**run.sh**
```bash
#!/bin/bash
# the make line also repeats each setting of config.mk as NAME=value (left out here)
make -C /OpenROAD-flow-scripts/flow DESIGN_CONFIG=/design/flow/config.mk WORK_HOME=/design/flow/orfs CLKGATE_MAP_FILE= finish
```
**config.mk**
```make
export PLATFORM = sky130hd
export DESIGN_NAME = Pipelined_Processor
export DESIGN_NICKNAME = Pipelined_Processor
export VERILOG_FILES = /design/flow/design.v
export SDC_FILE = /design/flow/constraint.sdc
export NUM_CORES = 4
export LEC_CHECK = 0
export CAP_MARGIN = 20
export CORE_MARGIN = 2
export CORE_UTILIZATION = 64
export CTS_CLUSTER_DIAMETER = 74
export SETUP_SLACK_MARGIN = 1.93
export SLEW_MARGIN = 20
export TNS_END_PERCENT = 5
```
**constraint.sdc**
```tcl
create_clock -name core_clock -period 7.31 [get_ports {CLK}]
set_input_delay 1.4620 -clock core_clock [delete_from_list [all_inputs] [get_ports {CLK}]]
set_output_delay 1.4620 -clock core_clock [all_outputs]
set_load 0.01 [all_outputs]
```
**design.v**
```verilog
`timescale 1ns / 1ps
module ALU(
    input  [7:0] SrcA, 
    input  [7:0] SrcB,
    input  [3:0] ALUControl,
    output reg [7:0] ALUResult,
    output reg Zero
);
parameter ADD          = 4'b1000;
parameter SUBTRACT     = 4'b1001;
parameter MULTIPLY     = 4'b1010;
parameter DIVIDE       = 4'b1011;
parameter AND          = 4'b1100;
parameter OR           = 4'b1101;
parameter NOT          = 4'b1110;
parameter XOR          = 4'b1111;
parameter Right_Shift  = 4'b0110;
parameter Left_Shift   = 4'b0111;
parameter LOAD         = 4'b0010;  
parameter STORE        = 4'b0011;   
parameter JUMP         = 4'b0100;
parameter Equal_to     = 4'b0101;
always @(*) begin
    case (ALUControl)
        ADD:          ALUResult = SrcA + SrcB;
        SUBTRACT:     ALUResult = SrcA + (~SrcB + 1'b1);
        MULTIPLY:     ALUResult = SrcA * SrcB;
        DIVIDE:       ALUResult = (SrcB != 0) ? SrcA / SrcB : 8'b0;
        AND:          ALUResult = SrcA & SrcB;
        OR:           ALUResult = SrcA | SrcB;
        NOT:          ALUResult = ~SrcA;
        XOR:          ALUResult = SrcA ^ SrcB;
        Right_Shift:  ALUResult = $signed(SrcA) >>> 1;
        Left_Shift:   ALUResult = $signed(SrcA) << 1;
        Equal_to:    ALUResult = (SrcA == SrcB) ? 8'b00000001 : 8'b00000000;
        default:   begin
          ALUResult = 8'b00000000;
        end
    endcase
      Zero = (ALUResult == 0) ? 1'b1 : 1'b0;
end
endmodule
module ControlUnit(
    input [3:0] opcode,
    input [2:0] funct,
    input Zero,
    output reg RegWrite,
    output reg ALUSrc,
    output reg MemWrite,
    output reg [3:0] ALUControl,
    output reg ResultSrc,
    output reg PCSrc
);
parameter OP_RTYPE        = 4'b0000;
parameter OP_LOAD_IM      = 4'b0001;
parameter OP_LOAD         = 4'b0010;
parameter OP_STORE        = 4'b0011;
parameter OP_JUMP         = 4'b0100;
parameter OP_EQUAL_TO     = 4'b0101;
parameter OP_RIGHT_SHIFT  = 4'b0110;
parameter OP_LEFT_SHIFT   = 4'b0111;
parameter OP_ADDI         = 4'b1000;
parameter OP_BEQ          = 4'b1001;
parameter F_ADD           = 3'b000;
parameter F_SUBTRACT      = 3'b001;
parameter F_MULTIPLY      = 3'b010;
parameter F_DIVIDE        = 3'b011;
parameter F_AND           = 3'b100;
parameter F_OR            = 3'b101;
parameter F_XOR           = 3'b110;
parameter F_NOT           = 3'b111;
parameter ALU_ADD         = 4'b1000;
parameter ALU_SUBTRACT    = 4'b1001;
parameter ALU_MULTIPLY    = 4'b1010;
parameter ALU_DIVIDE      = 4'b1011;
parameter ALU_AND         = 4'b1100;
parameter ALU_OR          = 4'b1101;
parameter ALU_NOT         = 4'b1110;
parameter ALU_XOR         = 4'b1111;
parameter ALU_RIGHT_SHIFT = 4'b0110;
parameter ALU_LEFT_SHIFT  = 4'b0111;
parameter ALU_EQUAL_TO    = 4'b0101;
  always @(*) begin
    RegWrite    = 0;
    ALUSrc      = 0;
    MemWrite    = 0;
    ALUControl  = 4'b0000;
    ResultSrc   = 0;
    PCSrc       = 0;
    case (opcode)
        OP_RTYPE: begin
            RegWrite = 1;
            ALUSrc   = 0;
            case (funct)
                F_ADD:      ALUControl = ALU_ADD;
                F_SUBTRACT: ALUControl = ALU_SUBTRACT;
                F_MULTIPLY: ALUControl = ALU_MULTIPLY;
                F_DIVIDE:   ALUControl = ALU_DIVIDE;
                F_AND:      ALUControl = ALU_AND;
                F_OR:       ALUControl = ALU_OR;
                F_XOR:      ALUControl = ALU_XOR;
                F_NOT:      ALUControl = ALU_NOT;
            endcase
        end
        OP_LOAD_IM: begin
            RegWrite   = 1;
            ALUSrc     = 1;
            ALUControl = ALU_ADD;
            ResultSrc  = 0;
        end
        OP_LOAD: begin
            RegWrite   = 1;
            ALUSrc     = 1;
            ALUControl = ALU_ADD;
            ResultSrc  = 1;
        end
        OP_STORE: begin
        RegWrite = 1;
            ALUSrc     = 1;
            ResultSrc = 0;
            MemWrite   = 1;
            ALUControl = ALU_ADD;
        end
        OP_EQUAL_TO: begin
            ALUControl = ALU_EQUAL_TO;
            PCSrc      = Zero;
        end
        OP_JUMP: begin
            PCSrc = 1;
        end
        OP_RIGHT_SHIFT: begin
            RegWrite   = 1;
            ALUSrc     = 0;
            ALUControl = ALU_RIGHT_SHIFT;
        end
        OP_LEFT_SHIFT: begin
            RegWrite   = 1;
            ALUSrc     = 0;
            ALUControl = ALU_LEFT_SHIFT;
        end
        OP_ADDI: begin
        RegWrite   = 1;
    ALUSrc     = 1;
    ALUControl = ALU_ADD;
    ResultSrc  = 0;
        end
        OP_BEQ: begin
       RegWrite = 0;
       ALUControl = ALU_EQUAL_TO;
       MemWrite = 0;
       ResultSrc = 0;
       ALUSrc = 0;
       PCSrc = Zero;
       end
        default: ALUControl = 4'b0000;
    endcase
end
endmodule
module Extender(
    input  [2:0] in0,
    output reg [7:0] ImmExt
);
    always @(*) begin
        if (in0[2] == 0)
            ImmExt = {5'b00000, in0};  
        else
            ImmExt = {5'b11111, in0};  
    end
endmodule
module Register_file(rdata1, rdata2, wrtData, srcreg1, srcreg2, destreg, write, clk, reset);
input clk, reset, write;
input [2:0] srcreg1, srcreg2, destreg;
input [7:0] wrtData;
output [7:0] rdata1, rdata2;
integer i;
reg [7:0] regfile [0:7];
assign rdata1 = regfile[srcreg1];
assign rdata2 = regfile[srcreg2];
always @ (posedge   clk or posedge reset )begin
if (reset) begin
  for ( i = 0; i < 8; i = i + 1)
    regfile[i] <= i;
end
else  if (write) begin 
    regfile[destreg] <= wrtData;
end
end
endmodule
module MUX_2x1(
input [7:0] in0, input [7:0] in1, input select, output [7:0] out0
    );
    assign out0 = (select ==0) ? in0 : in1;
endmodule
module Forwarding_Mux( Src_in, Result, ALU_Result, forward, Src_out);
input [7:0] Src_in;
input [7:0] Result;
input [7:0] ALU_Result;
input [1:0] forward;
output [7:0] Src_out;
assign Src_out = (forward == 2'b00) ? Src_in:
                 (forward == 2'b01) ? ALU_Result:
                 (forward == 2'b10) ? Result:
                 Src_in;
                 endmodule 
module pc(pc, clk, reset, pcnext, stallF);
input clk, reset;
input [7:0] pcnext;
input stallF;
output reg [7:0] pc;
always  @(posedge   clk or posedge reset) begin
if(reset)
pc <= 8'b0;
else if (!stallF)
pc <= pcnext;
end
endmodule
module IF_ID(
  input [7:0] pcplus1_f,
  input [15:0] instr_f,
  input [7:0] pc_f,
  output reg [7:0] pc_d,
  output reg [7:0] pcplus1_d,
  output reg [15:0] instr_d,
  input clk, input reset,
  input stallD, flushD
);
 always @(posedge clk or posedge reset) begin
  if (reset) begin
    pcplus1_d <= 8'd0;
    instr_d <= 16'd0;
    pc_d <= 8'd0;
  end else if (flushD) begin
    pcplus1_d <= 8'd0;
    instr_d <= 16'd0;
    pc_d <= 8'd0;
  end else if (!stallD) begin
    pcplus1_d <= pcplus1_f;
    instr_d <= instr_f;
    pc_d <= pc_f;
  end
end
endmodule
module ID_EX(
  input [7:0] SrcA, SrcB_reg, pcplus1, ImmExt,
  input [2:0] destreg, Rs1D, Rs2D,
  input RegWrite, ALUSrc, ResultSrc, MemWrite,
  input [3:0] ALUControl,
  output reg [7:0] SrcA_out, SrcB_reg_out, pcplus1_out, ImmExt_out,
  output reg [2:0] destreg_out, Rs1E, Rs2E,
  output reg RegWrite_out, ALUSrc_out, ResultSrc_out, MemWrite_out,
  output reg [3:0] ALUControl_out,
  input clk, input reset, flushE
);
  always @(posedge clk or posedge reset) begin
  if (reset) begin
    SrcA_out <= 0; SrcB_reg_out <= 0; pcplus1_out <= 0; ImmExt_out <= 0;
    destreg_out <= 0; Rs1E <= 0; Rs2E <= 0; RegWrite_out <= 0; ALUSrc_out <= 0; ResultSrc_out <= 0;
    MemWrite_out <= 0; ALUControl_out <= 0;
  end else begin
    if (flushE) begin
      SrcA_out <= 0; SrcB_reg_out <= 0; pcplus1_out <= 0; ImmExt_out <= 0;
      destreg_out <= 0; Rs1E <= 0; Rs2E <= 0; RegWrite_out <= 0; ALUSrc_out <= 0; ResultSrc_out <= 0;
      MemWrite_out <= 0; ALUControl_out <= 0;
    end else begin
      SrcA_out <= SrcA; SrcB_reg_out <= SrcB_reg; pcplus1_out <= pcplus1; ImmExt_out <= ImmExt;
      destreg_out <= destreg; Rs1E <= Rs1D; Rs2E <= Rs2D;
      RegWrite_out <= RegWrite; ALUSrc_out <= ALUSrc; ResultSrc_out <= ResultSrc;
      MemWrite_out <= MemWrite; ALUControl_out <= ALUControl;
    end
  end
end
endmodule
module EX_MEM(
  input [7:0] ALUResult, SrcB_reg, pcplus1,
  input [2:0] destreg,
  input RegWrite, MemWrite, ResultSrc,
  output reg [7:0] ALUResult_out, WriteData_out, pcplus1_out,
  output reg [2:0] destreg_out,
  output reg RegWrite_out, MemWrite_out, ResultSrc_out,
  input clk, input reset
);
  always @(posedge clk or posedge reset) begin
    if (reset) begin
      ALUResult_out <= 0; WriteData_out <= 0; pcplus1_out <= 0;
      destreg_out <= 0; RegWrite_out <= 0; MemWrite_out <= 0; ResultSrc_out <= 0;
    end else begin
      ALUResult_out <= ALUResult; WriteData_out <= SrcB_reg; pcplus1_out <= pcplus1;
      destreg_out <= destreg;
      RegWrite_out <= RegWrite; MemWrite_out <= MemWrite; ResultSrc_out <= ResultSrc;
    end
  end
endmodule
module MEM_WB(
  input [7:0] ReadData, ALUResult, pcplus1,
  input [2:0] destreg,
  input RegWrite, ResultSrc,
  output reg [7:0] ReadData_out, ALUResult_out, pcplus1_out,
  output reg [2:0] destreg_out,
  output reg RegWrite_out, ResultSrc_out,
  input clk, input reset
);
  always @(posedge clk or posedge reset) begin
    if (reset) begin
      ReadData_out <= 0; ALUResult_out <= 0; pcplus1_out <= 0;
      destreg_out <= 0; RegWrite_out <= 0; ResultSrc_out <= 0;
    end else begin
      ReadData_out <= ReadData; ALUResult_out <= ALUResult; pcplus1_out <= pcplus1;
      destreg_out <= destreg;
      RegWrite_out <= RegWrite; ResultSrc_out <= ResultSrc;
    end
  end
endmodule
module Hazard_unit( 
input [2:0] Rs1D, Rs2D, Rs1E, Rs2E, a1_d, a1_e, a1_w, a1_m,
input [3:0] opcode,
input regwrite_m, regwrite_w, ResultSrc_e, pcsrc,
output reg StallF, StallD, FlushD, FlushE,
output reg [1:0] ForwardAE, ForwardBE);
wire hzd;
assign hzd = (ResultSrc_e && (a1_e != 0) &&
              ((a1_e == a1_d) || (a1_e == Rs1D) || (a1_e == Rs2D)) &&
              (opcode != 4'b0101) && (opcode != 4'b0100));
always @(*) begin
        StallF = hzd;
        StallD = hzd;
        FlushE = hzd;
        FlushD = pcsrc;  
    end                           
always @(*) begin
        if (regwrite_m && (a1_m != 0) && (a1_m == Rs1E))
            ForwardAE = 2'b01;  
        else if (regwrite_w && (a1_w != 0) && (a1_w == Rs1E))
            ForwardAE = 2'b10;  
        else
            ForwardAE = 2'b00;  
        if (regwrite_m && (a1_m != 0) && (a1_m == Rs2E))
            ForwardBE = 2'b01;  
        else if (regwrite_w && (a1_w != 0) && (a1_w == Rs2E))
            ForwardBE = 2'b10;  
        else
            ForwardBE = 2'b00;  
    end
endmodule
module Pipelined_Processor(
input CLK,
input reset,
output [7:0] imem_addr,
input [15:0] imem_data,
output [7:0] dmem_addr,
output [7:0] dmem_wdata,
output dmem_we,
input [7:0] dmem_rdata,
output [7:0] result 
   );
wire pcsrc;
wire [7:0] pcplus1_f;
wire [7:0] pcnext_f;
wire [7:0] pc_f, pc_d;
wire [15:0] instr_f, instr_d;
wire signed [7:0] SrcA_d, SrcA_e;
wire signed [7:0] RD1e, RD2e;  
wire signed [7:0] SrcB ;
wire Zero;
wire [7:0] ALUResult_e, ALUResult_m, ALUResult_w;
wire [3:0] ALUControl_d, ALUControl_e;
wire ALUSrc_d, ALUSrc_e, ResultSrc_e, ResultSrc_d, ResultSrc_m, ResultSrc_w;
wire [7:0] pcplus1_d, pcplus1_e, pcplus1_m, pcplus1_w;
wire [2:0] a1_d, Rs1D, Rs2D;
wire [2:0] Rs1E, Rs2E;
wire [2:0] a1_e, a1_m, a1_w;  
wire [3:0] opcode;
wire [2:0] funct;
wire [7:0] SrcB_reg, SrcB_reg_e, SrcB_reg_m;
wire [7:0] wrtdata;
wire [7:0] read_data_w, read_data_m;
wire MemWrite_d, MemWrite_e, MemWrite_m;
wire regwrite_d, regwrite_e, regwrite_w, regwrite_m;
wire [7:0] ImmExt_d, ImmExt_e;  
wire [1:0] ForwardAE, ForwardBE;
wire stallF, flushD, stallD, flushE;
pc p0(.pcnext(pcnext_f),. reset(reset), .pc(pc_f), .stallF(stallF), .clk(CLK));
assign pcplus1_f = pc_f + 1;
assign imem_addr = pc_f;
assign instr_f = imem_data;
assign opcode = instr_f[15:12];
assign pcnext_f = (opcode == 4'b0101 && Zero) ? (pc_f + ImmExt_d) : 
  (pcsrc) ? ImmExt_d :
                (pc_f + 1);
assign a1_d = instr_f[8:6];   
assign funct = instr_f[11:9];
assign Rs1D = instr_f[5:3];
assign Rs2D = instr_f[2:0];
  Extender e0(.in0(Rs2D), .ImmExt(ImmExt_d));
IF_ID l0(.clk(CLK), .flushD(flushD), .stallD(stallD), .pcplus1_f(pcnext_f), .pcplus1_d(pcplus1_d),  .reset(reset), .pc_f(pc_f), .pc_d(pc_d),  .instr_d(instr_d), .instr_f(instr_f));
ControlUnit c0(.opcode(opcode), .funct(funct), .Zero(Zero), .ALUSrc(ALUSrc_d), .MemWrite(MemWrite_d), .ALUControl(ALUControl_d), .ResultSrc(ResultSrc_d), .PCSrc(pcsrc), .RegWrite(regwrite_d));
  Register_file r0(.clk(CLK), .reset(reset), .write(regwrite_w), .destreg(a1_w), .srcreg1(Rs1D), .srcreg2(Rs2D), .rdata1(SrcA_d), .rdata2(SrcB_reg), .wrtData(wrtdata));
ID_EX l1(.clk(CLK), .flushE(flushE), .reset(reset), .SrcA(SrcA_d), .SrcB_reg(SrcB_reg), 
.pcplus1(pcplus1_d), .ImmExt(ImmExt_d), 
.destreg(a1_d), .Rs1D(Rs1D), .Rs2D(Rs2D), .Rs1E(Rs1E), .Rs2E(Rs2E),
.RegWrite(regwrite_d), .ALUSrc(ALUSrc_d), .ResultSrc(ResultSrc_d), 
.MemWrite(MemWrite_d), .ALUControl(ALUControl_d), 
.SrcA_out(RD1e),
.SrcB_reg_out(RD2e), 
.pcplus1_out(pcplus1_e),
.ImmExt_out(ImmExt_e), .destreg_out(a1_e), 
.RegWrite_out(regwrite_e), .ALUSrc_out(ALUSrc_e), 
.ResultSrc_out(ResultSrc_e), 
.MemWrite_out(MemWrite_e), 
.ALUControl_out(ALUControl_e));
Forwarding_Mux m0(.Src_in(RD1e), .Result(wrtdata), .ALU_Result(ALUResult_m), .forward(ForwardAE), .Src_out(SrcA_e));
Forwarding_Mux m1(.Src_in(RD2e), .Result(wrtdata), .ALU_Result(ALUResult_m), .forward(ForwardBE), .Src_out(SrcB_reg_e));
MUX_2x1 alu(.in0(SrcB_reg_e), .in1(ImmExt_e), .select(ALUSrc_e), .out0(SrcB));
ALU a0( .SrcA(SrcA_e), .SrcB(SrcB), .Zero(Zero), .ALUResult(ALUResult_e), .ALUControl(ALUControl_e));
EX_MEM l2(.clk(CLK), .reset(reset), 
.ALUResult(ALUResult_e), .SrcB_reg(SrcB_reg_e),
.pcplus1(pcplus1_e), 
          .RegWrite(regwrite_e), .MemWrite(MemWrite_e),
          .ResultSrc(ResultSrc_e), 
.ALUResult_out(ALUResult_m), .destreg(a1_e), 
.WriteData_out(SrcB_reg_m ), .pcplus1_out(pcplus1_m), .destreg_out(a1_m), .RegWrite_out(regwrite_m), .MemWrite_out(MemWrite_m), .ResultSrc_out(ResultSrc_m));
assign dmem_addr = ALUResult_m;
assign dmem_wdata = SrcB_reg_m;
assign dmem_we = MemWrite_m;
assign read_data_m = dmem_rdata;
MEM_WB l3(.clk(CLK), .reset(reset), .ReadData(read_data_m), .ALUResult(ALUResult_m), .pcplus1(pcplus1_m), .destreg(a1_m), .RegWrite(regwrite_m), .ResultSrc(ResultSrc_m), .ReadData_out(read_data_w), .ALUResult_out(ALUResult_w), .pcplus1_out(pcplus1_w), .destreg_out(a1_w), .RegWrite_out(regwrite_w), .ResultSrc_out(ResultSrc_w));
MUX_2x1 read(.in0(ALUResult_w), .in1(read_data_w), .select(ResultSrc_w), .out0(wrtdata));
assign result = wrtdata;
Hazard_unit h0(.Rs1D(Rs1D), .Rs2D(Rs2D), .Rs1E(Rs1E), .Rs2E(Rs2E), .a1_d(a1_d), .a1_e(a1_e), .a1_w(a1_w), .a1_m(a1_m), .opcode(opcode), .regwrite_m(regwrite_m), .regwrite_w(regwrite_w), .ResultSrc_e(ResultSrc_e), .pcsrc(pcsrc), .StallF(stallF), .StallD(stallD), .FlushD(flushD), .FlushE(flushE), .ForwardAE(ForwardAE), .ForwardBE(ForwardBE));
endmodule
```
==> summary.rpt, run 1 <==
==== FLOW RESULTS ====
----------------------------------------------------
[Worst setup path]
  Critical path peak fanout ........................ 6
  Reg2Reg Depth ........................ 72
  Worst reg2reg startpoint ........................ l1.ImmExt_out[6]
  Critical path type ........................ flip-flop to flip-flop
  Cell count along the critical path ........................ 72
  Slack of the worst reg-to-reg path ........................ -6750 ps
  Top Family by Delay on Critical Path ........................ AND-OR/OR-AND gates
  Endpoint of the worst register-to-register path ........................ p0.pc[7]
  Most numerous cell on the critical path ........................ o21a_1
  CP startpoint kind ........................ flip-flop
  Worst setup EP type ........................ flip-flop
  Endpoint arrival time on the critical path ........................ 14370 ps
  Worst setup path endpoint ........................ p0.pc[7]
  Required time at the worst-slack endpoint ........................ 7630 ps
  Count of buffering cells on the critical path with inverters included ........................ 6
  Maximum single-stage delay on the critical path ........................ 750 ps
  Slowest cell on the critical path ........................ mux2i_1
  Critical path launch point ........................ l1.ImmExt_out[6]

[Route]
  Per-cell routed wire length ........................ 25.9 um
  Number of detailed-route iterations in the first pass ........................ 8
  Via total after detailed routing ........................ 12200
  DRC ........................ 0
  Number of violations reported at the end of detailed-routing iteration 0 ........................ 1842
  Detailed Route WL ........................ 46100 um
  Number of routed nets with antenna violations ........................ 0
  DR vias/cell ........................ 6.84

[CTS]
  CTS H-tree depth ........................ 4
  Clock tree from TritonCTS ........................ done
  CTS buffer count ........................ 17
  Clk slew on worst S/H paths ........................ 70 ps
  Clock root cell ........................ clkbuf_16
  Hold bufs inserted after CTS ........................ 0
  Clock Sink Count ........................ 148
  Skew-Pair Late Insertion Delay ........................ 440 ps
  Maximum buffer depth of the clock tree ........................ 2

[Pwr]
  Portion of total power attributed to sequential cells ........................ 18.9%
  Clock network power consumption ........................ 878 uW
  Pwr/cell area ........................ 449 nW/um^2
  Clock group share of total power ........................ 13.2%
  Cell Int Power ........................ 3690 uW
  Reported net switching power ........................ 2980 uW
  Worst IR drop on VDD ........................ 0.000526 V
  Combinational power ........................ 4530 uW
  Comb power frac ........................ 68.0%
  Pwr top ........................ combinational cells
  Static leakage power ........................ 0.00679 uW
  Switching Share ........................ 44.7%
  Sequential power ........................ 1260 uW

[Worst hold path]
  Hold Path Depth ........................ 0
  Worst hold-check path type ........................ flip-flop to flip-flop
  Origin of the worst min-delay path ........................ l1.RegWrite_out
  Worst Hold End ........................ l2.RegWrite_out

[STA]
  Final count of pins violating max slew ........................ 0
  Clock skew ........................ 9.58 ps
  Unrepaired setup endpoints after global routing ........................ yes
  Final setup violation count ........................ 12
  Maximum operating frequency ........................ 71.1 MHz
  Final critical-path setup slack ........................ -6750 ps
  Tcrit/Tclk final ........................ 192%
  Min Clock Period, post-route ........................ 14060 ps
  Worst slew margin relative to its limit ........................ 4.53%
  Tightest hold margin ........................ 359 ps
  Fin. Hold Viols ........................ 0
  Actual transition at the worst max-transition pin ........................ 1420 ps

[Synthesis]
  Mux area share ........................ 6.87%
  Post-Syn Area per Cell ........................ 8.80 sq um
  Number of standard cells reported by yosys ........................ 1287
  Main logic family after synthesis ........................ AND-OR/OR-AND gates
  Total standard cell area after synthesis ........................ 11300 sq um
  Largest area contributor in the synthesized netlist ........................ dfrtp_1
  Most area-consuming cells after synthesis ........................ dfrtp_1, ha_1, nor2_1, a21oi_1, o21ai_0
  EDFF count, synth ........................ 0
  Number of nets at floorplan ........................ 1414
  Chip Area, Yosys ........................ 11300 sq um
  Async set-reset flop share out of synthesis ........................ 100%
  Top flip-flop cell by instance count after synthesis ........................ dfrtp_1
  Xor/xnor cell area share of the yosys netlist ........................ 4.86%
  Area share of the leading cell type in the synthesized netlist ........................ 30.0%
  Synth Area in Compound Gates ........................ 21.5%
  Sequential-to-total area share from yosys stat ........................ 32.8%
  Most instantiated cells after synthesis ........................ dfrtp_1, nor2_1, nand2_1, a21oi_1, o21ai_0
  Post-synthesis cell count ........................ 1287
  Flops & latches, synth ........................ 148
  Count of yosys warnings during synthesis ........................ 11
  Simple-Gate Area Share ........................ 16.8%
  FA/HA/MAJ Cells, Area Fraction ........................ 12.1%
  Most repeated cell in the gate-level netlist after synthesis ........................ dfrtp_1
  Number of distinct standard cells referenced by the synthesized netlist ........................ 94

[Placement]
  Placer congestion estimate ........................ 0.966
  Count of input and output buffers ........................ 58
  Post-DP HPWL ........................ 27000 um
  Placed standard-cell area ........................ 13500 sq um
  Placed Cells incl. Taps ........................ 1686

[Floorplan]
  Site row count ........................ 48
  Die x size ........................ 137 um
  Floorplan core density ........................ 65.5%
  Placeable core area ........................ 17300 sq um
  Chip footprint ........................ 18800 sq um
  Die Span Y ........................ 137 um
  Top Ports ........................ 59

[Cells and area]
  Number of cells in the finished layout apart from fillers ........................ 1783
  Post-route core utilization ........................ 85.9%
  Net total in the final layout ........................ 1671
  Area overhead of the layout relative to synthesis ........................ 31.1%
  Final Cell Area ........................ 14900 sq um

[GRT]
  Vias in the first global route ........................ 11600
  Global-route wire length before repair ........................ 62100 um
  Pin count of the biggest net entering global routing ........................ 105
  Initial antenna violation count ........................ 3
  Overflow after GRT ........................ 0
  Overall fraction of global-route tracks in use ........................ 43.8%

[Outcome]
  Fail Reasons ........................ setup timing
  Result of the run ........................ complete, but fails checks

[Job]
  Reported max-cap violation count ........................ 0
  Number of warnings in the stage logs ........................ 53

----------------------------------------------------
what timing repair did:
item,CTS,global route
hold endpoints to repair,0,0
endpoints found under the setup margin,15,16
pin swaps,37,52
buffers inserted,36,28
gates resized,37,33
area by class of cell:
| cell class | count | area, sq um |
|---|---|---|
| diodes | 1 | 2.50 |
| inverters | 81 | 320 |
| clock buffers | 17 | 425 |
| well taps | 225 | 282 |
| fillers | 972 | 2440 |
| clock inverters | 15 | 163 |
| repair buffers | 298 | 2420 |
| multi-input cells | 998 | 7520 |
| flip-flops and latches | 148 | 3720 |
per-layer routing:
layer  track usage (%)  up-vias  wire length, um
met5                 0        -              136
met4              27.9        8             4450
met1              52.2     5704            15300
met3              10.8      389             6060
met2              70.9      976            20200
li1                  -     5119                -
through the flow:
step	setup TNS (ps)	setup WS [ps]	power, uW
after CTS	-47780	-5030	5880
final	-67580	-6750	6670
after global routing	-72110	-7180	6990
after global placement	-46480	-4840	4570
after floorplan	-42100	-4500	3420
after detailed placement	-53620	-5540	4690
==> inputs of run 2 (changes only) <==
- CELL_PAD_IN_SITES_DETAIL_PLACEMENT: not set -> 1
- CELL_PAD_IN_SITES_GLOBAL_PLACEMENT: not set -> 3
- CORE_MARGIN: 2 -> 4
- CORE_UTILIZATION: 64 -> 40
- CTS_CLUSTER_DIAMETER: 74 -> not set
- GPL_ROUTABILITY_DRIVEN: not set -> 0
- HOLD_SLACK_MARGIN: not set -> 0.05
- MIN_ROUTING_LAYER: not set -> met2
- PLACE_DENSITY_LB_ADDON: not set -> 0.14
- SETUP_SLACK_MARGIN: 1.93 -> 3.19
- SLEW_MARGIN: 20 -> 40
- TNS_END_PERCENT: 5 -> 70
- clock period: 7.31 -> 13.5 ns (I/O delays scaled with it)
==> run 2 against run 1 <==
  * Now clean on timing, DRC and antenna
  * Worst hold slack got worse by 4.3 ps
  * Total power fell by 48%
  * Die area rose by 65%
  * Clock-buffer cell count rose by 2
  * Routed wire length fell by 1.8%
  * First-iteration DRC count rose by 57%
  * Clock power fell by 49%
  * Final cell count rose by 4.1%
  * Setup slack improved by 7200 ps
==> summary.rpt, run 2 <==
==== FLOW RESULTS ====
----------------------------------------------------
[Outcome]
  Result of the run ........................ finished clean

[Pwr]
  Sequential power ........................ 693 uW (-45%)
  Worst IR drop on VDD ........................ 0.000106 V (-80%)
  Switching Share ........................ 44.9% (+0.25 points)
  Static leakage power ........................ 0.00638 uW (-6.0%)
  Clock group share of total power ........................ 12.9% (-0.3 points)
  Pwr top ........................ combinational cells
  Clock network power consumption ........................ 450 uW (-49%)
  Portion of total power attributed to sequential cells ........................ 19.9% (+1.0 points)
  Comb power frac ........................ 67.2% (-0.8 points)
  Combinational power ........................ 2340 uW (-48%)
  Reported net switching power ........................ 1560 uW (-47%)
  Pwr Total ........................ 3490 uW (-48%)
  Pwr/cell area ........................ 241 nW/um^2 (-46%)
  Cell Int Power ........................ 1920 uW (-48%)

[Synthesis]
  Post-Syn Area per Cell ........................ 8.80 sq um (unchanged)
  Count of yosys warnings during synthesis ........................ 11 (unchanged)
  Most instantiated cells after synthesis ........................ dfrtp_1, nor2_1, nand2_1, a21oi_1, o21ai_0
  Simple-Gate Area Share ........................ 16.8% (unchanged)
  EDFF count, synth ........................ 0 (unchanged)
  FA/HA/MAJ Cells, Area Fraction ........................ 12.1% (unchanged)
  Chip Area, Yosys ........................ 11300 sq um (unchanged)
  Xor/xnor cell area share of the yosys netlist ........................ 4.86% (unchanged)
  Flops & latches, synth ........................ 148 (unchanged)
  Top flip-flop cell by instance count after synthesis ........................ dfrtp_1
  Async set-reset flop share out of synthesis ........................ 100% (unchanged)
  Area share of the leading cell type in the synthesized netlist ........................ 30.0% (unchanged)
  Largest area contributor in the synthesized netlist ........................ dfrtp_1
  Number of distinct standard cells referenced by the synthesized netlist ........................ 94 (unchanged)
  Main logic family after synthesis ........................ AND-OR/OR-AND gates
  Most repeated cell in the gate-level netlist after synthesis ........................ dfrtp_1
  Number of nets at floorplan ........................ 1414 (unchanged)
  Synth Area in Compound Gates ........................ 21.5% (unchanged)
  Total standard cell area after synthesis ........................ 11300 sq um (unchanged)
  Number of standard cells reported by yosys ........................ 1287 (unchanged)
  Post-synthesis cell count ........................ 1287 (unchanged)
  Mux area share ........................ 6.87% (unchanged)
  Most area-consuming cells after synthesis ........................ dfrtp_1, ha_1, nor2_1, a21oi_1, o21ai_0
  Sequential-to-total area share from yosys stat ........................ 32.8% (unchanged)

[STA]
  Sum Neg Setup Slack ........................ 0 ps (+67580 ps)
  Final critical-path setup slack ........................ 457 ps (+7210 ps)
  Final setup violation count ........................ 0 (-12)
  Unrepaired setup endpoints after global routing ........................ yes
  Clock skew ........................ 12.4 ps (+2.80 ps)
  Worst slew margin relative to its limit ........................ 42.1% (+38 points)
  Tightest hold margin ........................ 355 ps (-4.34 ps)
  Maximum operating frequency ........................ 76.7 MHz (+7.8%)
  Fin. Hold Viols ........................ 0 (unchanged)
  Final count of pins violating max slew ........................ 0 (unchanged)
  Min Clock Period, post-route ........................ 13040 ps (-1020 ps)
  Actual transition at the worst max-transition pin ........................ 863 ps (-554 ps)
  Tcrit/Tclk final ........................ 96.6% (-96 points)

[Worst hold path]
  Worst Hold End ........................ l2.MemWrite_out
  Hold Path Depth ........................ 0 (unchanged)
  Worst hold-check path type ........................ flip-flop to flip-flop
  Origin of the worst min-delay path ........................ l1.MemWrite_out

[Worst setup path]
  Reg2Reg Depth ........................ 65 (-9.7%)
  Maximum single-stage delay on the critical path ........................ 480 ps (-270 ps)
  Slack of the worst reg-to-reg path ........................ 460 ps (+7210 ps)
  Slowest cell on the critical path ........................ o21ai_0
  Cell count along the critical path ........................ 65 (-9.7%)
  Worst reg2reg startpoint ........................ l1.ImmExt_out[6]
  CP startpoint kind ........................ flip-flop
  Critical path peak fanout ........................ 7 (+1)
  Worst setup EP type ........................ flip-flop
  Endpoint arrival time on the critical path ........................ 13360 ps (-1010 ps)
  Critical path launch point ........................ l1.ImmExt_out[6]
  Count of buffering cells on the critical path with inverters included ........................ 5 (-1)
  Most numerous cell on the critical path ........................ o21a_1
  Required time at the worst-slack endpoint ........................ 13810 ps (+6180 ps)
  Worst setup path endpoint ........................ p0.pc[7]
  Top Family by Delay on Critical Path ........................ AND-OR/OR-AND gates
  Critical path type ........................ flip-flop to flip-flop
  Endpoint of the worst register-to-register path ........................ p0.pc[7]

[Floorplan]
  Die x size ........................ 176 um (+29%)
  Floorplan core density ........................ 40.7% (-25 points)
  Placeable core area ........................ 27900 sq um (+61%)
  Top Ports ........................ 59 (unchanged)
  Chip footprint ........................ 31100 sq um (+65%)
  Site row count ........................ 61 (+27%)
  Die Span Y ........................ 176 um (+29%)

[Cells and area]
  Area overhead of the layout relative to synthesis ........................ 27.4%
  Post-route core utilization ........................ 51.8% (-34 points)
  Net total in the final layout ........................ 1586 (-5.1%)
  Number of fill cells ........................ 3197 (+230%)

[Route]
  Detailed Route WL ........................ 45300 um (-1.8%)
  Number of detailed-route iterations in the first pass ........................ 9 (+1)
  DRC ........................ 0 (unchanged)
  DR vias/cell ........................ 8.14 (+19%)
  Number of violations reported at the end of detailed-routing iteration 0 ........................ 2898 (+57%)
  Per-cell routed wire length ........................ 24.4 um (-5.7%)
  Number of routed nets with antenna violations ........................ 0 (unchanged)
  Via total after detailed routing ........................ 15100 (+24%)

[CTS]
  CTS H-tree depth ........................ 4 (unchanged)
  Skew-Pair Late Insertion Delay ........................ 430 ps (about the same)
  Clock root cell ........................ clkbuf_16
  CTS buffer count ........................ 17 (unchanged)
  Maximum buffer depth of the clock tree ........................ 2 (unchanged)
  Clock Sink Count ........................ 148 (unchanged)
  Clock tree from TritonCTS ........................ done
  Clk slew on worst S/H paths ........................ 60 ps (about the same)

[Placement]
  Post-Place Worst Slack ........................ -88.2 ps (+5450 ps)
  Post-DP HPWL ........................ 30200 um (+12%)
  Count of input and output buffers ........................ 58 (unchanged)

[GRT]
  Initial antenna violation count ........................ 2 (-1)
  Vias in the first global route ........................ 16700 (+44%)
  Global-route wire length before repair ........................ 67800 um (+9.2%)
  Overall fraction of global-route tracks in use ........................ 42.3% (-1.5 points)
  Overflow after GRT ........................ 0 (unchanged)
  Pin count of the biggest net entering global routing ........................ 84 (-20%)

[Job]
  Reported max-cap violation count ........................ 0 (unchanged)
  Number of warnings in the stage logs ........................ 48 (-9.4%)

----------------------------------------------------
-- run 2: stage by stage --
| stage | instances | instance area [sq um] |
|---|---|---|
| floorplan | 1287 | 11500 |
| global placement | 1706 | 12700 |
| detailed placement | 1710 | 12700 |
| CTS | 1812 | 14000 |
| global route | 1856 | 14400 |
| finish | 1856 | 14400 |
-- run 2: per-layer routing --
layer  global-route usage [%]  share of wire, %  wire length (um)
met1                        -                 0                 0
met2                     53.4                50             22700
met3                     52.5                38             17000
met4                     11.9                12              5490
met5                     5.61              0.26               120
-- run 2: layout make-up --
type | count | area (sq um) | share of cell area [%]
diodes | 6 | 15.0 | 0.104
clock inverters | 13 | 103 | 0.711
clock buffers | 19 | 443 | 3.07
inverters | 81 | 324 | 2.24
repair buffers | 213 | 1800 | 12.5
multi-input cells | 998 | 7560 | 52.3
well taps | 378 | 473 | 3.28
flip-flops and latches | 148 | 3720 | 25.8
-- run 2: repair_timing --
item / CTS / global route
hold buffers: 0 / 0
resized: 43 / 29
endpoints found under the setup margin: 10 / 11
buffers inserted: 70 / 37
endpoints found under the hold margin: 0 / 0
pin swaps: 48 / 59
==> inputs of run 3 (changes only) <==
- ABC_AREA: not set -> 1
- CELL_PAD_IN_SITES_GLOBAL_PLACEMENT: 3 -> 1
- CORE_ASPECT_RATIO: not set -> 1.55
- CORE_MARGIN: 4 -> 8
- CORE_UTILIZATION: 40 -> 30
- CTS_CLUSTER_DIAMETER: not set -> 191
- CTS_CLUSTER_SIZE: not set -> 35
- HOLD_SLACK_MARGIN: 0.05 -> not set
- MAX_ROUTING_LAYER: not set -> met4
- PLACE_DENSITY_LB_ADDON: 0.14 -> not set
- SETUP_SLACK_MARGIN: 3.19 -> not set
- SLEW_MARGIN: 40 -> 0
- TNS_END_PERCENT: 70 -> 65
==> run 3 against run 2 <==
  * Non-clock buffer count down 127
  * Core utilization is 16 points lower
  * Sequential power decreased by 7.2%
  * Die area up 41%
  * Final cell count grew 11%
  * Via count decreased by 4.3%
  * Worst hold slack lost 7.2 ps
  * Critical path depth rose by 21
  * Critical endpoint is now p0.pc[4]
==> summary.rpt, run 3 <==
==== FLOW RESULTS ====
----------------------------------------------------
[Floorplan]
  Placeable core area ........................ 37000 sq um (+33%)
  Site row count ........................ 88 (+44%)
  Top Ports ........................ 59 (unchanged)
  Chip footprint ........................ 43800 sq um (+41%)
  Floorplan core density ........................ 30.2% (-10 points)
  Die Span Y ........................ 256 um (+45%)
  Die x size ........................ 171 um (-3.0%)

[Pwr]
  Cell Int Power ........................ 1590 uW (-17%)
  Pwr/cell area ........................ 235 nW/um^2 (-2.5%)
  Switching Share ........................ 48.7% (+3.8 points)
  Pwr top ........................ combinational cells
  Static leakage power ........................ 0.00633 uW (-0.75%)
  Clock network power consumption ........................ 513 uW (+14%)
  Reported net switching power ........................ 1510 uW (-3.8%)
  Pwr Total ........................ 3090 uW (-11%)
  Clock group share of total power ........................ 16.6% (+3.7 points)
  Sequential power ........................ 643 uW (-7.2%)
  Worst IR drop on VDD ........................ 0.000160 V (+51%)
  Comb power frac ........................ 62.6% (-4.6 points)
  Combinational power ........................ 1940 uW (-17%)
  Portion of total power attributed to sequential cells ........................ 20.8% (+0.9 points)

[Worst setup path]
  Slack of the worst reg-to-reg path ........................ 1040 ps (+590 ps)
  Critical path type ........................ flip-flop to flip-flop
  Reg2Reg Depth ........................ 86 (+32%)
  Critical path launch point ........................ l3.destreg_out[2]
  Top Family by Delay on Critical Path ........................ simple AND/OR/NAND/NOR gates
  Required time at the worst-slack endpoint ........................ 13860 ps (+50 ps)
  Cell count along the critical path ........................ 86 (+32%)
  Count of buffering cells on the critical path with inverters included ........................ 8 (+3)
  Critical path peak fanout ........................ 12 (+5)
  Maximum single-stage delay on the critical path ........................ 470 ps (about the same)
  CP startpoint kind ........................ flip-flop
  Worst reg2reg startpoint ........................ l3.destreg_out[2]
  Most numerous cell on the critical path ........................ nand2_1
  Endpoint arrival time on the critical path ........................ 12820 ps (-540 ps)
  Endpoint of the worst register-to-register path ........................ p0.pc[4]
  Worst setup EP type ........................ flip-flop
  Slowest cell on the critical path ........................ dfrtp_2
  Worst setup path endpoint ........................ p0.pc[4]

[CTS]
  Clock Sink Count ........................ 148 (unchanged)
  CTS buffer count ........................ 17 (unchanged)
  Skew-Pair Late Insertion Delay ........................ 450 ps (+20 ps)
  CTS H-tree depth ........................ 4 (unchanged)
  Clock tree from TritonCTS ........................ done
  Clk slew on worst S/H paths ........................ 60 ps (about the same)
  Clock root cell ........................ clkbuf_16
  Maximum buffer depth of the clock tree ........................ 2 (unchanged)

[Synthesis]
  Number of distinct standard cells referenced by the synthesized netlist ........................ 67 (-29%)
  Most area-consuming cells after synthesis ........................ dfrtp_1, nand2_1, ha_1, inv_1, nor2_1
  FA/HA/MAJ Cells, Area Fraction ........................ 12.3% (+0.17 points)
  Simple-Gate Area Share ........................ 26.0% (+9.2 points)
  Mux area share ........................ 0.235% (-6.6 points)
  Async set-reset flop share out of synthesis ........................ 100% (unchanged)
  Area share of the leading cell type in the synthesized netlist ........................ 30.5% (+0.43 points)
  Number of nets at floorplan ........................ 1592 (+13%)
  EDFF count, synth ........................ 0 (unchanged)
  Sequential-to-total area share from yosys stat ........................ 33.3% (+0.47 points)
  Synth Area in Compound Gates ........................ 14.9% (-6.5 points)
  Total standard cell area after synthesis ........................ 11200 sq um (-1.4%)
  Number of standard cells reported by yosys ........................ 1465 (+14%)
  Post-Syn Area per Cell ........................ 7.63 sq um (-13%)
  Most instantiated cells after synthesis ........................ nand2_1, inv_1, nor2_1, dfrtp_1, ha_1
  Most repeated cell in the gate-level netlist after synthesis ........................ nand2_1
  Xor/xnor cell area share of the yosys netlist ........................ 3.76% (-1.1 points)
  Chip Area, Yosys ........................ 11200 sq um (-1.4%)
  Count of yosys warnings during synthesis ........................ 11 (unchanged)
  Flops & latches, synth ........................ 148 (unchanged)
  Main logic family after synthesis ........................ simple AND/OR/NAND/NOR gates
  Largest area contributor in the synthesized netlist ........................ dfrtp_1
  Post-synthesis cell count ........................ 1465 (+14%)
  Top flip-flop cell by instance count after synthesis ........................ dfrtp_1

[STA]
  Tightest hold margin ........................ 347 ps (-7.20 ps)
  Actual transition at the worst max-transition pin ........................ 1140 ps (+281 ps)
  Maximum operating frequency ........................ 80.3 MHz (+4.7%)
  Final count of pins violating max slew ........................ 0 (unchanged)
  Tcrit/Tclk final ........................ 92.3% (-4.3 points)
  Worst slew margin relative to its limit ........................ 23.2% (-19 points)
  Clock skew ........................ 12.7 ps (+0.293 ps)
  Final setup violation count ........................ 0 (unchanged)
  Final critical-path setup slack ........................ 1040 ps (+585 ps)
  Min Clock Period, post-route ........................ 12460 ps (-585 ps)
  Fin. Hold Viols ........................ 0 (unchanged)

[Route]
  Number of violations reported at the end of detailed-routing iteration 0 ........................ 2497 (-14%)
  Number of detailed-route iterations in the first pass ........................ 9 (unchanged)
  Per-cell routed wire length ........................ 21.1 um (-14%)
  Inserted Diodes ........................ 0 (-6)
  DRC ........................ 0 (unchanged)
  Via total after detailed routing ........................ 14500 (-4.3%)
  Detailed Route WL ........................ 43200 um (-4.6%)
  Number of routed nets with antenna violations ........................ 0 (unchanged)
  DR vias/cell ........................ 7.04 (-13%)

[Placement]
  Count of input and output buffers ........................ 58 (unchanged)
  Post-Place Worst Slack ........................ 318 ps (+406 ps)
  Post-DP HPWL ........................ 31900 um (+5.6%)

[Worst hold path]
  Hold Path Depth ........................ 0 (unchanged)
  Worst Hold End ........................ l2.MemWrite_out
  Origin of the worst min-delay path ........................ l1.MemWrite_out
  Worst hold-check path type ........................ flip-flop to flip-flop

[GRT]
  Global-route wire length before repair ........................ 65100 um (-4.0%)
  Pin count of the biggest net entering global routing ........................ 79 (-6.0%)
  Initial antenna violation count ........................ 0 (-2)
  Vias in the first global route ........................ 16100 (-3.7%)
  Overflow after GRT ........................ 0 (unchanged)
  Overall fraction of global-route tracks in use ........................ 31.1% (-11 points)

[Job]
  Reported max-cap violation count ........................ 0 (unchanged)
  Number of warnings in the stage logs ........................ 45 (-6.3%)

[Cells and area]
  Net total in the final layout ........................ 1671 (+5.4%)
  Number of fill cells ........................ 4604 (+44%)
  Area overhead of the layout relative to synthesis ........................ 17.6%

[Outcome]
  Result of the run ........................ finished clean

----------------------------------------------------
-- run 3: cell type report --
class,count,area (sq um),share of cell area [%]
well taps,495,619,4.71
multi-input cells,1051,6460,49.1
clock inverters,13,170,1.29
clock buffers,19,443,3.37
repair buffers,86,810,6.16
flip-flops and latches,148,3720,28.3
inverters,240,916,6.97
-- run 3: through the flow --
step | std cells | setup TNS (ps) | instance area, sq um | util (%)
floorplan | 1465 | 0 | 11200 | -
global placement | 2008 | 0 | 12300 | 33.4
detailed placement | 2009 | 0 | 12300 | 33.4
CTS | 2041 | 0 | 13000 | 35.0
global route | 2052 | -57.5 | 13100 | 35.5
finish | 2052 | 0 | 13100 | 35.5
-- run 3: repair_timing --
item | in CTS | in global routing
setup endpoints to repair | 0 | 8
hold endpoints to repair | 0 | 0
setup buffers | 0 | 9
gates resized | 0 | 23
hold buffers | 0 | 0
-- run 3: layer usage --
layer / wire, um / part of all wire, % / global-route usage, %
met5: 0 / 0 / -
met2: 23800 / 55 / 38.0
met4: 3930 / 9.1 / 8.02
met1: 0 / 0 / -
met3: 15500 / 36 / 36.1
==> inputs of run 4 (changes only) <==
- ABC_AREA: 1 -> not set
- CELL_PAD_IN_SITES_DETAIL_PLACEMENT: 1 -> not set
- CELL_PAD_IN_SITES_GLOBAL_PLACEMENT: 1 -> not set
- CORE_ASPECT_RATIO: 1.55 -> not set
- CORE_MARGIN: 8 -> 2
- CORE_UTILIZATION: 30 -> 58
- CTS_CLUSTER_DIAMETER: 191 -> not set
- CTS_CLUSTER_SIZE: 35 -> not set
- GPL_ROUTABILITY_DRIVEN: 0 -> not set
- MAX_ROUTING_LAYER: met4 -> not set
- MIN_ROUTING_LAYER: met2 -> not set
- SLEW_MARGIN: 0 -> 20
- TNS_END_PERCENT: 65 -> not set
- clock period: 13.5 -> 10.9 ns (I/O delays scaled with it)
==> run 4 against run 3 <==
  * Now fails the layout checks on setup timing
  * Sequential share of layout area shrank 3.0 points
  * Clock skew shrank 3.8 ps
  * Synthesized area grew 1.4%
  * Non-clock buffer count grew 186
  * Core utilization grew 40 points
  * Final cell count shrank 12%
  * Register-to-register slack lost 2500 ps
  * Global-route usage grew 4.8 points
  * Worst hold slack gained 0.83 ps
  * Largest power group unchanged
==> summary.rpt, run 4 <==
==== FLOW RESULTS ====
----------------------------------------------------
[Synthesis]
  Most area-consuming cells after synthesis ........................ dfrtp_1, ha_1, nor2_1, a21oi_1, o21ai_0
  EDFF count, synth ........................ 0 (unchanged)
  Number of nets at floorplan ........................ 1414 (-11%)
  Count of yosys warnings during synthesis ........................ 11 (unchanged)
  Largest area contributor in the synthesized netlist ........................ dfrtp_1
  FA/HA/MAJ Cells, Area Fraction ........................ 12.1% (-0.17 points)
  Post-synthesis cell count ........................ 1287 (-12%)
  Total standard cell area after synthesis ........................ 11300 sq um (+1.4%)
  Number of distinct standard cells referenced by the synthesized netlist ........................ 94 (+40%)
  Area share of the leading cell type in the synthesized netlist ........................ 30.0% (-0.43 points)
  Sequential-to-total area share from yosys stat ........................ 32.8% (-0.47 points)
  Flops & latches, synth ........................ 148 (unchanged)
  Simple-Gate Area Share ........................ 16.8% (-9.2 points)
  Async set-reset flop share out of synthesis ........................ 100% (unchanged)
  Main logic family after synthesis ........................ AND-OR/OR-AND gates
  Chip Area, Yosys ........................ 11300 sq um (+1.4%)
  Number of standard cells reported by yosys ........................ 1287 (-12%)
  Mux area share ........................ 6.87% (+6.6 points)
  Top flip-flop cell by instance count after synthesis ........................ dfrtp_1
  Post-Syn Area per Cell ........................ 8.80 sq um (+15%)
  Most instantiated cells after synthesis ........................ dfrtp_1, nor2_1, nand2_1, a21oi_1, o21ai_0
  Most repeated cell in the gate-level netlist after synthesis ........................ dfrtp_1
  Xor/xnor cell area share of the yosys netlist ........................ 4.86% (+1.1 points)
  Synth Area in Compound Gates ........................ 21.5% (+6.5 points)

[Cells and area]
  Area overhead of the layout relative to synthesis ........................ 29.5%
  Net total in the final layout ........................ 1645 (-1.6%)
  Number of cells in the finished layout apart from fillers ........................ 1796 (-12%)
  Post-route core utilization ........................ 75.9% (+40 points)

[Pwr]
  Portion of total power attributed to sequential cells ........................ 19.8% (-1.0 points)
  Cell Int Power ........................ 2410 uW (+52%)
  Clock group share of total power ........................ 13.9% (-2.7 points)
  Pwr Total ........................ 4170 uW (+35%)
  Comb power frac ........................ 66.2% (+3.6 points)
  Switching Share ........................ 42.2% (-6.4 points)
  Reported net switching power ........................ 1760 uW (+17%)
  Pwr/cell area ........................ 284 nW/um^2 (+21%)
  Sequential power ........................ 827 uW (+29%)
  Worst IR drop on VDD ........................ 0.000160 V (-0.28%)
  Pwr top ........................ combinational cells
  Clock network power consumption ........................ 581 uW (+13%)
  Static leakage power ........................ 0.00666 uW (+5.1%)
  Combinational power ........................ 2760 uW (+42%)

[GRT]
  Overall fraction of global-route tracks in use ........................ 35.9% (+4.8 points)
  Global-route wire length before repair ........................ 56800 um (-13%)
  Pin count of the biggest net entering global routing ........................ 94 (+19%)
  Overflow after GRT ........................ 0 (unchanged)
  Initial antenna violation count ........................ 0 (unchanged)
  Vias in the first global route ........................ 10800 (-33%)

[STA]
  Worst slew margin relative to its limit ........................ 30.2% (+7.0 points)
  Tightest hold margin ........................ 348 ps (+0.827 ps)
  Min Clock Period, post-route ........................ 12390 ps (-65.1 ps)
  Final setup violation count ........................ 9 (+9)
  Tcrit/Tclk final ........................ 114% (+21 points)
  Final critical-path setup slack ........................ -1490 ps (-2530 ps)
  Final count of pins violating max slew ........................ 0 (unchanged)
  Maximum operating frequency ........................ 80.7 MHz (+0.53%)
  Fin. Hold Viols ........................ 0 (unchanged)
  Clock skew ........................ 8.84 ps (-3.84 ps)
  Unrepaired setup endpoints after global routing ........................ yes
  Actual transition at the worst max-transition pin ........................ 1030 ps (-110 ps)

[Worst setup path]
  Count of buffering cells on the critical path with inverters included ........................ 5 (-3)
  Critical path type ........................ flip-flop to flip-flop
  Worst reg2reg startpoint ........................ l1.ImmExt_out[6]
  Endpoint of the worst register-to-register path ........................ p0.pc[7]
  Critical path peak fanout ........................ 6 (-6)
  Critical path launch point ........................ l1.ImmExt_out[6]
  Most numerous cell on the critical path ........................ o21a_1
  Reg2Reg Depth ........................ 75 (-13%)
  Slack of the worst reg-to-reg path ........................ -1490 ps (-2530 ps)
  Slowest cell on the critical path ........................ dfrtp_2
  Top Family by Delay on Critical Path ........................ AND-OR/OR-AND gates
  CP startpoint kind ........................ flip-flop
  Endpoint arrival time on the critical path ........................ 12720 ps (-100 ps)
  Worst setup EP type ........................ flip-flop
  Worst setup path endpoint ........................ p0.pc[7]
  Maximum single-stage delay on the critical path ........................ 450 ps (-20 ps)
  Cell count along the critical path ........................ 75 (-13%)
  Required time at the worst-slack endpoint ........................ 11230 ps (-2630 ps)

[Route]
  Number of detailed-route iterations in the first pass ........................ 7 (-2)
  DR vias/cell ........................ 6.11 (-13%)
  Inserted Diodes ........................ 0 (unchanged)
  Via total after detailed routing ........................ 11000 (-24%)
  Detailed Route WL ........................ 37000 um (-14%)
  Number of routed nets with antenna violations ........................ 0 (unchanged)
  Number of violations reported at the end of detailed-routing iteration 0 ........................ 791 (-68%)
  Per-cell routed wire length ........................ 20.6 um (-2.1%)
  DRC ........................ 0 (unchanged)

[Outcome]
  Fail Reasons ........................ setup timing
  Result of the run ........................ complete, but fails checks

[Floorplan]
  Floorplan core density ........................ 58.6% (+28 points)
  Placeable core area ........................ 19300 sq um (-48%)
  Die Span Y ........................ 144 um (-44%)
  Top Ports ........................ 59 (unchanged)
  Site row count ........................ 51 (-42%)
  Chip footprint ........................ 20700 sq um (-53%)
  Die x size ........................ 144 um (-16%)

[CTS]
  CTS buffer count ........................ 17 (unchanged)
  Hold bufs inserted after CTS ........................ 0 (unchanged)
  Clock root cell ........................ clkbuf_16
  Clock Sink Count ........................ 148 (unchanged)
  Maximum buffer depth of the clock tree ........................ 2 (unchanged)
  Clk slew on worst S/H paths ........................ 70 ps (about the same)
  Skew-Pair Late Insertion Delay ........................ 440 ps (about the same)
  CTS H-tree depth ........................ 4 (unchanged)
  Clock tree from TritonCTS ........................ done

[Worst hold path]
  Origin of the worst min-delay path ........................ l1.RegWrite_out
  Worst hold-check path type ........................ flip-flop to flip-flop
  Hold Path Depth ........................ 0 (unchanged)
  Worst Hold End ........................ l2.RegWrite_out

[Job]
  Reported max-cap violation count ........................ 0 (unchanged)
  Number of warnings in the stage logs ........................ 50 (+11%)

[Placement]
  Post-Place Worst Slack ........................ -1560 ps (-1880 ps)
  Post-DP HPWL ........................ 26200 um (-18%)
  Count of input and output buffers ........................ 58 (unchanged)
  Placed Cells incl. Taps ........................ 1712 (-15%)
  Placer congestion estimate ........................ 0.912

----------------------------------------------------
run 4: per-layer routing:
layer	routed length [um]	global-route usage (%)	part of all wire (%)
met1	14900	44.2	40
met2	18000	60.5	49
met3	2230	6.20	6.0
met4	1930	18.7	5.2
met5	0	0	0
run 4: area by class of cell:
| cell class | count | area [sq um] |
|---|---|---|
| clock buffer | 17 | 425 |
| clock inverter | 15 | 159 |
| timing repair buffer | 272 | 2200 |
| fill | 1381 | 4660 |
| sequential | 148 | 3720 |
| inverter | 81 | 324 |
| tap | 265 | 332 |
| multi-input combinational | 998 | 7510 |
run 4: through the flow:
step	setup TNS [ps]	instance area (sq um)
floorplan	-6390	11500
global placement	-9110	13400
detailed placement	-12690	13400
CTS	-9890	14400
global route	-18150	14700
finish	-11930	14700
run 4: repair_timing:
item / CTS / global route
setup buffers: 37 / 16
gates resized: 23 / 37
endpoints found under the setup margin: 9 / 10
pin swaps: 37 / 19
==> inputs of run 5 (changes only) <==
- ABC_AREA: not set -> 1
- CORE_ASPECT_RATIO: not set -> 1.99
- CORE_UTILIZATION: 58 -> 24
- CTS_CLUSTER_DIAMETER: not set -> 337
- CTS_CLUSTER_SIZE: not set -> 99
- SLEW_MARGIN: 20 -> 10
- TNS_END_PERCENT: not set -> 20
- clock period: 10.9 -> 13.5 ns (I/O delays scaled with it)
==> run 5 against run 4 <==
  * The run now finishes clean
  * Via count decreased by 6.9%
  * Non-clock buffer count fell by 184
  * Design area shrank 9.3%
  * Clock skew grew 2.1 ps
  * Maximum frequency rose by 0.12%
  * Critical path depth is 9 higher
  * Setup slack gained 2600 ps
  * Synthesized cell count up 14%
  * Sequential power is 23% lower
  * Clock-buffer cell count is 3 higher
  * Routed wire length is 8.0% higher
  * Clock power down 15%
==> summary.rpt, run 5 <==
==== FLOW RESULTS ====
----------------------------------------------------
[Synthesis]
  Mux area share ........................ 0.235% (-6.6 points)
  Flops & latches, synth ........................ 148 (unchanged)
  Main logic family after synthesis ........................ simple AND/OR/NAND/NOR gates
  Count of yosys warnings during synthesis ........................ 11 (unchanged)
  Number of standard cells reported by yosys ........................ 1465 (+14%)
  FA/HA/MAJ Cells, Area Fraction ........................ 12.3% (+0.17 points)
  Async set-reset flop share out of synthesis ........................ 100% (unchanged)
  Total standard cell area after synthesis ........................ 11200 sq um (-1.4%)
  Number of nets at floorplan ........................ 1592 (+13%)
  Most instantiated cells after synthesis ........................ nand2_1, inv_1, nor2_1, dfrtp_1, ha_1
  Synth Area in Compound Gates ........................ 14.9% (-6.5 points)
  Area share of the leading cell type in the synthesized netlist ........................ 30.5% (+0.43 points)
  Largest area contributor in the synthesized netlist ........................ dfrtp_1
  Xor/xnor cell area share of the yosys netlist ........................ 3.76% (-1.1 points)
  Chip Area, Yosys ........................ 11200 sq um (-1.4%)
  Simple-Gate Area Share ........................ 26.0% (+9.2 points)
  Post-synthesis cell count ........................ 1465 (+14%)
  Sequential-to-total area share from yosys stat ........................ 33.3% (+0.47 points)
  EDFF count, synth ........................ 0 (unchanged)
  Number of distinct standard cells referenced by the synthesized netlist ........................ 67 (-29%)
  Most repeated cell in the gate-level netlist after synthesis ........................ nand2_1
  Most area-consuming cells after synthesis ........................ dfrtp_1, nand2_1, ha_1, inv_1, nor2_1
  Top flip-flop cell by instance count after synthesis ........................ dfrtp_1
  Post-Syn Area per Cell ........................ 7.63 sq um (-13%)

[GRT]
  Overall fraction of global-route tracks in use ........................ 16.8% (-19 points)
  Overflow after GRT ........................ 0 (unchanged)
  Pin count of the biggest net entering global routing ........................ 82 (-13%)
  Vias in the first global route ........................ 10600 (-1.6%)
  Global-route wire length before repair ........................ 60100 um (+5.7%)
  Initial antenna violation count ........................ 0 (unchanged)

[Cells and area]
  Post-route core utilization ........................ 29.0% (-47 points)
  Final Cell Area ........................ 13300 sq um (-9.3%)
  Area overhead of the layout relative to synthesis ........................ 19.2%
  Number of fill cells ........................ 4875 (+250%)
  Net total in the final layout ........................ 1674 (+1.8%)
  Number of cells in the finished layout apart from fillers ........................ 2180 (+21%)

[Placement]
  Placed Cells incl. Taps ........................ 2131 (+24%)
  Post-DP HPWL ........................ 32500 um (+24%)
  Count of input and output buffers ........................ 58 (unchanged)
  Placed standard-cell area ........................ 12500 sq um (-7.0%)
  Post-Place Worst Slack ........................ 369 ps (+1930 ps)
  Placer congestion estimate ........................ 0.965 (+5.8%)

[CTS]
  Skew-Pair Late Insertion Delay ........................ 440 ps (about the same)
  Clock Sink Count ........................ 148 (unchanged)
  Clock tree from TritonCTS ........................ done
  CTS buffer count ........................ 17 (unchanged)
  Clk slew on worst S/H paths ........................ 70 ps (about the same)
  Clock root cell ........................ clkbuf_16
  CTS H-tree depth ........................ 4 (unchanged)
  Maximum buffer depth of the clock tree ........................ 2 (unchanged)

[Pwr]
  Reported net switching power ........................ 1440 uW (-18%)
  Sequential power ........................ 640 uW (-23%)
  Pwr/cell area ........................ 227 nW/um^2 (-20%)
  Pwr top ........................ combinational cells
  Worst IR drop on VDD ........................ 0.000125 V (-22%)
  Static leakage power ........................ 0.00633 uW (-4.9%)
  Cell Int Power ........................ 1580 uW (-34%)
  Comb power frac ........................ 62.4% (-3.8 points)
  Switching Share ........................ 47.7% (+5.4 points)
  Clock group share of total power ........................ 16.4% (+2.5 points)
  Portion of total power attributed to sequential cells ........................ 21.2% (+1.4 points)
  Clock network power consumption ........................ 493 uW (-15%)
  Combinational power ........................ 1880 uW (-32%)

[STA]
  Final critical-path setup slack ........................ 1120 ps (+2610 ps)
  Min Clock Period, post-route ........................ 12380 ps (-15.0 ps)
  Tcrit/Tclk final ........................ 91.7% (-22 points)
  Worst slew margin relative to its limit ........................ 33.2% (+2.9 points)
  Fin. Hold Viols ........................ 0 (unchanged)
  Final setup violation count ........................ 0 (-9)
  Actual transition at the worst max-transition pin ........................ 994 ps (-39.9 ps)
  Clock skew ........................ 11.0 ps (+2.15 ps)
  Sum Neg Setup Slack ........................ 0 ps (+11930 ps)
  Maximum operating frequency ........................ 80.8 MHz (+0.12%)
  Final count of pins violating max slew ........................ 0 (unchanged)

[Worst hold path]
  Worst Hold End ........................ l2.MemWrite_out
  Origin of the worst min-delay path ........................ l1.MemWrite_out
  Hold Path Depth ........................ 0 (unchanged)
  Worst hold-check path type ........................ flip-flop to flip-flop

[Job]
  Reported max-cap violation count ........................ 0 (unchanged)
  Number of warnings in the stage logs ........................ 45 (-10%)

[Route]
  Number of detailed-route iterations in the first pass ........................ 8 (+1)
  Number of violations reported at the end of detailed-routing iteration 0 ........................ 638 (-19%)
  Inserted Diodes ........................ 0 (unchanged)
  Per-cell routed wire length ........................ 18.3 um (-11%)
  DRC ........................ 0 (unchanged)
  Detailed Route WL ........................ 40000 um (+8.0%)
  DR vias/cell ........................ 4.69 (-23%)
  Via total after detailed routing ........................ 10200 (-6.9%)
  Number of routed nets with antenna violations ........................ 0 (unchanged)

[Worst setup path]
  Reg2Reg Depth ........................ 84 (+12%)
  Top Family by Delay on Critical Path ........................ AND-OR/OR-AND gates
  Critical path launch point ........................ l3.destreg_out[0]
  Required time at the worst-slack endpoint ........................ 13840 ps (+2610 ps)
  Slowest cell on the critical path ........................ dfrtp_2
  Slack of the worst reg-to-reg path ........................ 1120 ps (+2610 ps)
  Worst setup path endpoint ........................ p0.pc[4]
  Critical path peak fanout ........................ 12 (+6)
  Count of buffering cells on the critical path with inverters included ........................ 10 (+5)
  Endpoint of the worst register-to-register path ........................ p0.pc[4]
  Maximum single-stage delay on the critical path ........................ 510 ps (+60 ps)
  Most numerous cell on the critical path ........................ nand2_1
  Critical path type ........................ flip-flop to flip-flop
  Worst reg2reg startpoint ........................ l3.destreg_out[0]
  Endpoint arrival time on the critical path ........................ 12720 ps (about the same)
  CP startpoint kind ........................ flip-flop
  Worst setup EP type ........................ flip-flop
  Cell count along the critical path ........................ 84 (+12%)

[Floorplan]
  Site row count ........................ 111 (+120%)
  Placeable core area ........................ 46000 sq um (+140%)
  Chip footprint ........................ 48400 sq um (+130%)
  Die Span Y ........................ 308 um (+110%)
  Die x size ........................ 157 um (+9.2%)
  Top Ports ........................ 59 (unchanged)
  Floorplan core density ........................ 24.3% (-34 points)

[Outcome]
  Result of the run ........................ finished clean

----------------------------------------------------
run 5: repair_timing:
action / in CTS / in global routing
endpoints found under the setup margin: 0 / 8
hold buffers: 0 / 0
setup buffers: 0 / 12
resized: 0 / 19
run 5: layout make-up:
type | count | area, sq um | area share [%]
multi-input cells | 1052 | 6450 | 48.5
flip-flops and latches | 148 | 3720 | 28.0
inverters | 240 | 913 | 6.86
repair buffers | 88 | 836 | 6.28
well taps | 621 | 777 | 5.84
clock buffers | 20 | 467 | 3.51
clock inverters | 11 | 141 | 1.06
run 5: per-layer routing:
metal  vias up  GRT usage [%]  wire, um
met5         -              0         0
met4         0           17.3      4630
met3       171           1.77       981
met2       306           32.3     21900
met1      4796           14.2     12500
li1       4942              -         -
run 5: metrics by stage:
step                hold WS [ps]  power [uW]
floorplan                    331        1970
global placement             336        2430
detailed placement           339        2470
CTS                          353        2980
global route                 359        3290
finish                       351        3020
==> inputs of run 6 (changes only) <==
- CORE_ASPECT_RATIO: 1.99 -> 1.71
- CORE_UTILIZATION: 24 -> 34
- CTS_CLUSTER_SIZE: 99 -> 47
- SLEW_MARGIN: 10 -> 20
- TNS_END_PERCENT: 20 -> not set
==> run 6 against run 5 <==
  * Still clean on timing, DRC and antenna
  * Global-route usage rose by 5.0 points
  * First-iteration DRC count rose by 3.1%
  * Final cell count fell by 11%
  * Combinational power barely moved
  * Worst hold slack improved by 0.90 ps
  * Clock skew barely moved
  * Routed wire length fell by 9.0%
  * Critical path depth fell by 1
  * Core utilization rose by 11 points
  * Sequential power barely moved
  * Critical endpoint is now p0.pc[5]
  * Highest routed layer unchanged
==> summary.rpt, run 6 <==
==== FLOW RESULTS ====
----------------------------------------------------
[Outcome]
  Result of the run ........................ finished clean

[Job]
  Number of warnings in the stage logs ........................ 45 (unchanged)

[CTS]
  Hold bufs inserted after CTS ........................ 0 (unchanged)
  Skew-Pair Late Insertion Delay ........................ 440 ps (about the same)
  Clock root cell ........................ clkbuf_16
  CTS buffer count ........................ 17 (unchanged)

[Synthesis]
  Simple-Gate Area Share ........................ 26.0% (unchanged)
  Async set-reset flop share out of synthesis ........................ 100% (unchanged)
  Mux area share ........................ 0.235% (unchanged)
  Number of nets at floorplan ........................ 1592 (unchanged)
  Top flip-flop cell by instance count after synthesis ........................ dfrtp_1
  Area share of the leading cell type in the synthesized netlist ........................ 30.5% (unchanged)
  Number of distinct standard cells referenced by the synthesized netlist ........................ 67 (unchanged)

[Worst setup path]
  Reg2Reg Depth ........................ 83 (-1.2%)
  Critical path launch point ........................ l3.destreg_out[2]
  Critical path peak fanout ........................ 12 (unchanged)
  Most numerous cell on the critical path ........................ nand2_1
  CP startpoint kind ........................ flip-flop
  Maximum single-stage delay on the critical path ........................ 480 ps (-30 ps)
  Endpoint of the worst register-to-register path ........................ p0.pc[5]
  Worst reg2reg startpoint ........................ l3.destreg_out[2]
  Required time at the worst-slack endpoint ........................ 13830 ps (about the same)
  Worst setup path endpoint ........................ p0.pc[5]

[Placement]
  Post-DP HPWL ........................ 28700 um (-12%)

[GRT]
  Initial antenna violation count ........................ 0 (unchanged)

[Pwr]
  Combinational power ........................ 1860 uW (about the same)
  Portion of total power attributed to sequential cells ........................ 21.5% (+0.3 points)
  Worst IR drop on VDD ........................ 0.000108 V (-13%)
  Pwr Total ........................ 2970 uW (-1.5%)
  Sequential power ........................ 639 uW (about the same)
  Pwr top ........................ combinational cells
  Cell Int Power ........................ 1540 uW (-2.1%)
  Pwr/cell area ........................ 231 nW/um^2 (+1.8%)

[Worst hold path]
  Worst hold-check path type ........................ flip-flop to flip-flop
  Hold Path Depth ........................ 0 (unchanged)
  Origin of the worst min-delay path ........................ l1.MemWrite_out

[Cells and area]
  Area overhead of the layout relative to synthesis ........................ 15.3%
  Post-route core utilization ........................ 39.9% (+11 points)

[STA]
  Actual transition at the worst max-transition pin ........................ 1100 ps (+109 ps)
  Final count of pins violating max slew ........................ 0 (unchanged)
  Maximum operating frequency ........................ 81.6 MHz (+1.0%)
  Fin. Hold Viols ........................ 0 (unchanged)
  Min Clock Period, post-route ........................ 12250 ps (-128 ps)

[Route]
  DR vias/cell ........................ 5.21 (+11%)
  Via total after detailed routing ........................ 10100 (-0.88%)
  DRC ........................ 0 (unchanged)
  Number of violations reported at the end of detailed-routing iteration 0 ........................ 658 (+3.1%)
  Inserted Diodes ........................ 0 (unchanged)

[Floorplan]
  Top Ports ........................ 59 (unchanged)

----------------------------------------------------
==> run 6: per-layer routing <==
metal,share of wire [%],vias up
li1,-,4928
met1,36,4767
met2,53,289
met3,3.5,141
met4,8.0,0
met5,0,-
==> run 6: layout make-up <==
cell class,instances,share of cell area [%]
clock buffer,18,3.41
clock inverter,14,1.10
tap,396,3.85
multi-input combinational,1051,50.0
inverter,240,7.09
timing repair buffer,78,5.67
sequential,148,28.9
==> run 6: through the flow <==
step | instances | setup TNS (ps) | area, sq um | hold slack, ps
2_1_floorplan | 1465 | 0 | 11200 | 331
3_3_place_gp | 1904 | 0 | 12200 | 336
3_5_place_dp | 1904 | 0 | 12200 | 339
4_1_cts | 1936 | 0 | 12800 | 354
5_1_grt | 1945 | -28.0 | 12900 | 355
6_report | 1945 | 0 | 12900 | 352
==> run 6: repair_timing <==
item,in CTS,in global routing
resized,0,17
endpoints found under the setup margin,0,8
setup buffers,0,9
Power and IR drop assume default switching activity.
